// ex2_1
module ex2_1 (
	      input 		 clk, rst, validi,
	      input [31:0] 	 data_in,
	      output logic 	 valido, 
	      output logic [31:0] data_out
	      );
   enum 			 {S0, S1, S2} state, next;
   logic [31:0]  		 a1, a2, a3;
   logic [31:0]			 counter;
   always_ff @(posedge clk or posedge rst) begin
      if (rst) begin
	 data_out <= 32'b0;
	 valido <= 1'b0;
	 state = S0;
	 counter = 0;
	 a1 = 0;
	 a2 = 0;
	 a3 = 0;
      end
      else begin
	 case (state)
	   S0: begin
	      if (validi) 
		  	begin
		  		a1 = data_in;
		  		a2 += data_in;
		  		a3 *= data_in;
		  		data_out <= a2;
		 		if(counter > 2 && (counter % 3 == 0)) 
					begin
	 	 				valido <= 1'b1;
		 			end
		 		next = S1;
		 		counter += 1;
		  	end
		  else 
		  	begin
		 		next = S0;
		 		counter = 0;
				valido <= 1'b0;
	      	end
	   end
	   S1: begin
	      if (validi) 
		  	begin
		 		a1 *= data_in;
		 		a2 = data_in;
		 		a3 += data_in;
		 		data_out <= a3;
		 		if(counter > 2 && (counter % 3 == 1)) 
					begin
	 	 				valido <= 1'b1;
		 			end
		 		next = S2;
		 		counter += 1;
			end	      
		  else 
		  	begin
				next = S0;
				counter = 0;
				valido <= 1'b0;
		  	end
	   end
	   S2: begin
	      if (validi) 
		  	begin
		 		a1 += data_in;
		 		a2 *= data_in;
		 		a3 = data_in;
		 		data_out <= a1;
		 		if(counter % 3 == 2) 
					begin
		 				valido <= 1'b1;
		  			end
  ...
For scale: roughly 7,900 cells after synthesis, ~60,000 um2 of cells after synthesis.
make LEC_CHECK=0 ABC_AREA=1 CAP_MARGIN=15 CELL_PAD_IN_SITES_GLOBAL_PLACEMENT=0 CORE_MARGIN=2 CORE_UTILIZATION=71 CTS_CLUSTER_DIAMETER=223 HOLD_SLACK_MARGIN=-0.1 MIN_ROUTING_LAYER=met1 SLEW_MARGIN=20 TNS_END_PERCENT=100 finish   # period 7.64 ns
run.sh (not shown) runs the stock make flow with config.mk's settings and CLKGATE_MAP_FILE=.
The starting point reached the layout checks and failed them: setup timing.
Then changed:
==> flow/config.mk (replaced) <==
export PLATFORM = sky130hd
export DESIGN_NAME = ex2_1
export DESIGN_NICKNAME = ex2_1
export VERILOG_FILES = /design/flow/design.v
export SDC_FILE = /design/flow/constraint.sdc
export NUM_CORES = 4
export LEC_CHECK = 0
export CAP_MARGIN = 20
export CORE_MARGIN = 2
export CORE_UTILIZATION = 34
export SLEW_MARGIN = 20
==> flow/constraint.sdc (replaced) <==
create_clock -name core_clock -period 9.8 [get_ports {clk}]
set_input_delay 1.9600 -clock core_clock [delete_from_list [all_inputs] [get_ports {clk}]]
set_output_delay 1.9600 -clock core_clock [all_outputs]
set_load 0.01 [all_outputs]
Outcome:
- With this change the flow finished clean
- sequential cell count does not change
- final area shrinks by 6.7%
- non-clock buffer count shrinks by 431
- worst setup slack gets better by 1.8 ns
- final cell count grows by 1.4%
- via count shrinks by 14%
- area after synthesis grows by 0.67%
Then changed:
--- a/flow/config.mk
+++ b/flow/config.mk
@@ -10 +10 @@
-export CORE_UTILIZATION = 34
+export CORE_UTILIZATION = 40
After rerunning: Worst setup slack gets worse by 0.047 ns. Final area goes down by 1.1%. Via count is about the same. Core utilization goes up by 6.2 points. Final cell count goes down by 3.7%. Wire length goes down by 1.4%. Sequential share of layout area stays flat. Die size goes down by 15%. Global-route usage goes up by 3.9 points. Hold slack gets worse by 0.0096 ns.
Then changed:
--- a/flow/config.mk
+++ b/flow/config.mk
@@ -7,0 +8 @@
+export ABC_AREA = 1
@@ -10 +11,3 @@
-export CORE_UTILIZATION = 40
+export CORE_UTILIZATION = 68
+export CTS_CLUSTER_SIZE = 96
+export PLACE_DENSITY = 0.39
==> flow/constraint.sdc (replaced) <==
create_clock -name core_clock -period 6.03 [get_ports {clk}]
set_input_delay 1.2060 -clock core_clock [delete_from_list [all_inputs] [get_ports {clk}]]
set_output_delay 1.2060 -clock core_clock [all_outputs]
set_load 0.01 [all_outputs]
The changed run reached the layout checks and failed them: setup timing. Cell area goes up by roughly a tenth. Die size is lower by well over a third. Cell count rose by a few percent.

========
amber:
Starting RTL as in the previous note.
==> flow/config.mk <==
export PLATFORM = sky130hd
export DESIGN_NAME = ex2_1
export DESIGN_NICKNAME = ex2_1
export VERILOG_FILES = /design/flow/design.v
export SDC_FILE = /design/flow/constraint.sdc
export NUM_CORES = 4
export LEC_CHECK = 0
export CAP_MARGIN = 20
export CELL_PAD_IN_SITES_GLOBAL_PLACEMENT = 0
export CORE_MARGIN = 2
export CORE_UTILIZATION = 64
export CTS_CLUSTER_DIAMETER = 77
export HOLD_SLACK_MARGIN = 0.3
export MIN_ROUTING_LAYER = met1
export SLEW_MARGIN = 20
export TNS_END_PERCENT = 85
==> flow/constraint.sdc <==
create_clock -name core_clock -period 9.11 [get_ports {clk}]
set_input_delay 1.8220 -clock core_clock [delete_from_list [all_inputs] [get_ports {clk}]]
set_output_delay 1.8220 -clock core_clock [all_outputs]
set_load 0.01 [all_outputs]
STATUS run=amber STAGES=ALL_DONE FINAL_CHECKS=FAILED CAUSE=negative setup slack
Setup changes, amber to garnet
- CELL_PAD_IN_SITES_GLOBAL_PLACEMENT no longer set, was 0
- HOLD_SLACK_MARGIN no longer set, was 0.3
- CTS_CLUSTER_DIAMETER no longer set, was 77
- CORE_UTILIZATION now 62, was 64
- TNS_END_PERCENT no longer set, was 85
- MIN_ROUTING_LAYER no longer set, was met1
- the clock period (ns, I/O delays scaled along) now 12.9, was 9.11
[summary]
The final layout from garnet, which completed every stage, passed the timing, DRC and antenna checks at the end of the flow.
Changes observed in garnet relative to amber: met3 routing resource usage after global routing lost 2.3 points, clock tree buffer count of the final layout grew by 1.
Between garnet and amber, it is garnet whose largest net degree at the start of global routing is lower, by about 45%.
Inputs modified between garnet and xenon:
- TNS_END_PERCENT: unset -> 40
- CORE_UTILIZATION: 62 -> 55
- CTS_CLUSTER_DIAMETER: unset -> 394
- CTS_CLUSTER_SIZE: unset -> 100
- the clock period (ns, I/O delays scaled along): 12.9 -> 10.0
--- outcome ---
garnet -> xenon: number of cells in the yosys synthesis report delta 0, exact match. Hold slack in xenon is 0.0035 ns higher than in garnet. Required time at the endpoint of the critical path: xenon and garnet compared, lower one is xenon. Compared with garnet, in xenon pin count of the biggest net entering global routing went up 26%, relative area of clock buffers and inverters in the final design level, sum of net half-perimeters after detailed placement went up by 13 mm, worst setup slack down 0.78 ns. Higher slew of the pin with the lowest slew margin was reported by xenon, not garnet.
diff inputs: xenon => raven
- swapping 55 for 72 in CORE_UTILIZATION
- putting HOLD_SLACK_MARGIN at 0.27 where nothing was set
## What came out
- raven was carried through to the last stage, and its layout satisfied the timing, DRC and antenna checks.
- Number of global-route vias before repair, raven and xenon: smaller value in xenon
- On raven: global-route usage is 10 points higher than what xenon gave.
- Changes observed in raven relative to xenon: met3 routed wirelength higher, flop share of the area closely matched the old numbers, pin count of the biggest net entering global routing decreased about 20%.
- Met1 wire length: raven vs xenon down 16%

========
## run 1
The RTL this note starts from:
==> flow/design.v <==
module ex2_1 (
	      input 		 clk, rst, validi,
	      input [31:0] 	 data_in,
	      output logic 	 valido, 
	      output logic [31:0] data_out
	      );
   enum 			 {S0, S1, S2} state, next;
   logic [31:0]  		 a1, a2, a3;
   logic [31:0]			 counter;
   always_ff @(posedge clk or posedge rst) begin
      if (rst) begin
	 data_out <= 32'b0;
	 valido <= 1'b0;
	 state = S0;
	 counter = 0;
	 a1 = 0;
	 a2 = 0;
	 a3 = 0;
      end
      else begin
	 case (state)
	   S0: begin
	      if (validi) 
		  	begin
		  		a1 = data_in;
		  		a2 += data_in;
		  		a3 *= data_in;
		  		data_out <= a2;
		 		if(counter > 2 && (counter % 3 == 0)) 
					begin
	 	 				valido <= 1'b1;
		 			end
		 		next = S1;
		 		counter += 1;
		  	end
		  else 
		  	begin
		 		next = S0;
		 		counter = 0;
				valido <= 1'b0;
	      	end
	   end
	   S1: begin
	      if (validi) 
		  	begin
		 		a1 *= data_in;
		 		a2 = data_in;
		 		a3 += data_in;
		 		data_out <= a3;
		 		if(counter > 2 && (counter % 3 == 1)) 
					begin
	 	 				valido <= 1'b1;
		 			end
		 		next = S2;
		 		counter += 1;
			end	      
		  else 
		  	begin
				next = S0;
				counter = 0;
				valido <= 1'b0;
		  	end
	   end
	   S2: begin
	      if (validi) 
		  	begin
		 		a1 += data_in;
		 		a2 *= data_in;
		 		a3 = data_in;
		 		data_out <= a1;
		 		if(counter % 3 == 2) 
					begin
		 				valido <= 1'b1;
		  			end
	      		next = S0;
		  		counter += 1;
			end
		  else 
		  	begin
				next = S0;
		 		counter = 0;
				valido <= 1'b0;
			end
	   end
	 endcase
	 state = next;
      end
   end
endmodule
Settings: LEC_CHECK=0, CAP_MARGIN=15, CORE_MARGIN=2, CORE_UTILIZATION=72, CTS_CLUSTER_DIAMETER=376, CTS_CLUSTER_SIZE=97, PLACE_DENSITY=0.38, SETUP_SLACK_MARGIN=-0.58, SLEW_MARGIN=20, TNS_END_PERCENT=40; clock period 6.66 ns.
Nothing crashed in run 1 and all stages finished; the problem is that the final layout failed, the offending checks being negative setup slack.
Here is what was changed in the inputs of run 2 compared with run 1.
- SETUP_SLACK_MARGIN no longer set, was -0.58
- CTS_CLUSTER_SIZE no longer set, was 97
- CAP_MARGIN now 20, was 15
- CTS_CLUSTER_DIAMETER no longer set, was 376
- CORE_UTILIZATION now 40, was 72
- PLACE_DENSITY no longer set, was 0.38
- TNS_END_PERCENT no longer set, was 40
- the clock period (ns, I/O delays scaled along) now 10.0, was 6.66
==> comparison <==
Run 2: no failed stages, no open violations at the end. Going from run 1 to run 2, minimum setup slack among reg-to-reg paths grows by 2.73 ns. Re worst setup slack: run 1 and run 2 aren't equal, and the higher value belongs to run 2. Compared with run 1, in run 2 final cell count moved up; number of remaining DRC errors level; non-clock buffer count moved down; cell depth of the worst setup path moved up. Run 1 → run 2: per-cell via count in the routed design lower, total length of routed wires lower, sequential share of layout area higher. Capture point of the worst path = a1[31]: run 2; capture point of the worst path = a2[31]: run 1.
Relative to run 2, the following input files were edited for run 3:
- changing the clock period (ns, I/O delays scaled along) from 10.0 to 17.0
Delta (run 3 minus run 2): logic share of the area picked up an extra 2.4 points, global placement routability congestion lost about 3%.
The higher relative area change from synthesis to final layout of run 2 and run 3 is in run 2.
Summary of run 3 over run 2: share of the cycle needed by the critical path after routing decreased by 21 points relative to the old numbers, met2 layer wire length in the routed design lost about 3.3%.
[inputs] run 4 vs run 3
- SETUP_SLACK_MARGIN now 0.81, previously not set
- CTS_CLUSTER_SIZE now 94, previously not set
- CTS_CLUSTER_DIAMETER now 119, previously not set
- CORE_UTILIZATION now 72, was 40
- the clock period (ns, I/O delays scaled along) now 2.85, was 17.0
==> comparison <==
Run 4 failed in global routing with GRT-0232.
Die area shrinks by more than a quarter when moving from run 3 to run 4.
Per the comparison of run 4 with run 3, number of unique standard cell types used by synthesis did not really move; worst-case setup slack after placement went down.
Taking run 4 over run 3, the cell area after placement ratio works out to 1.12.
Of run 3 and run 4, run 4 shows the higher post-cts sizing count, with run 3 below it.
Inputs modified between run 4 and run 5:
- SETUP_SLACK_MARGIN: 0.81 -> -0.59
- CTS_CLUSTER_DIAMETER: 119 -> unset
- CAP_MARGIN: 20 -> 15
- HOLD_SLACK_MARGIN: unset -> 0.3
- CTS_CLUSTER_SIZE: 94 -> unset
- the clock period (ns, I/O delays scaled along): 2.85 -> 7.69
--- outcome ---
- Compared run 5 against run 4; number of I/O pins within noise.
- As far as horizontal die dimension goes, run 4 and run 5 are indistinguishable; the numbers are identical.
- Run 5 against run 4: synthesized cell count barely changed; y dimension of the die held steady; placement row count held; weighted congestion reported at the end of routability-driven placement moved up.
- Comparing run 5 and run 4, the higher pre-CTS setup slack is on run 5.
- Number of placed cells counting well taps shrinks by a few percent when moving from run 4 to run 5.
- Run 5 -> stages 100% | layout checks FAIL | negative setup slack
- The post-synthesis adder-cell area fraction was comparable across run 5 and run 4.
- Run 4 -> run 5: effective utilization at floorplan delta 0, exact match
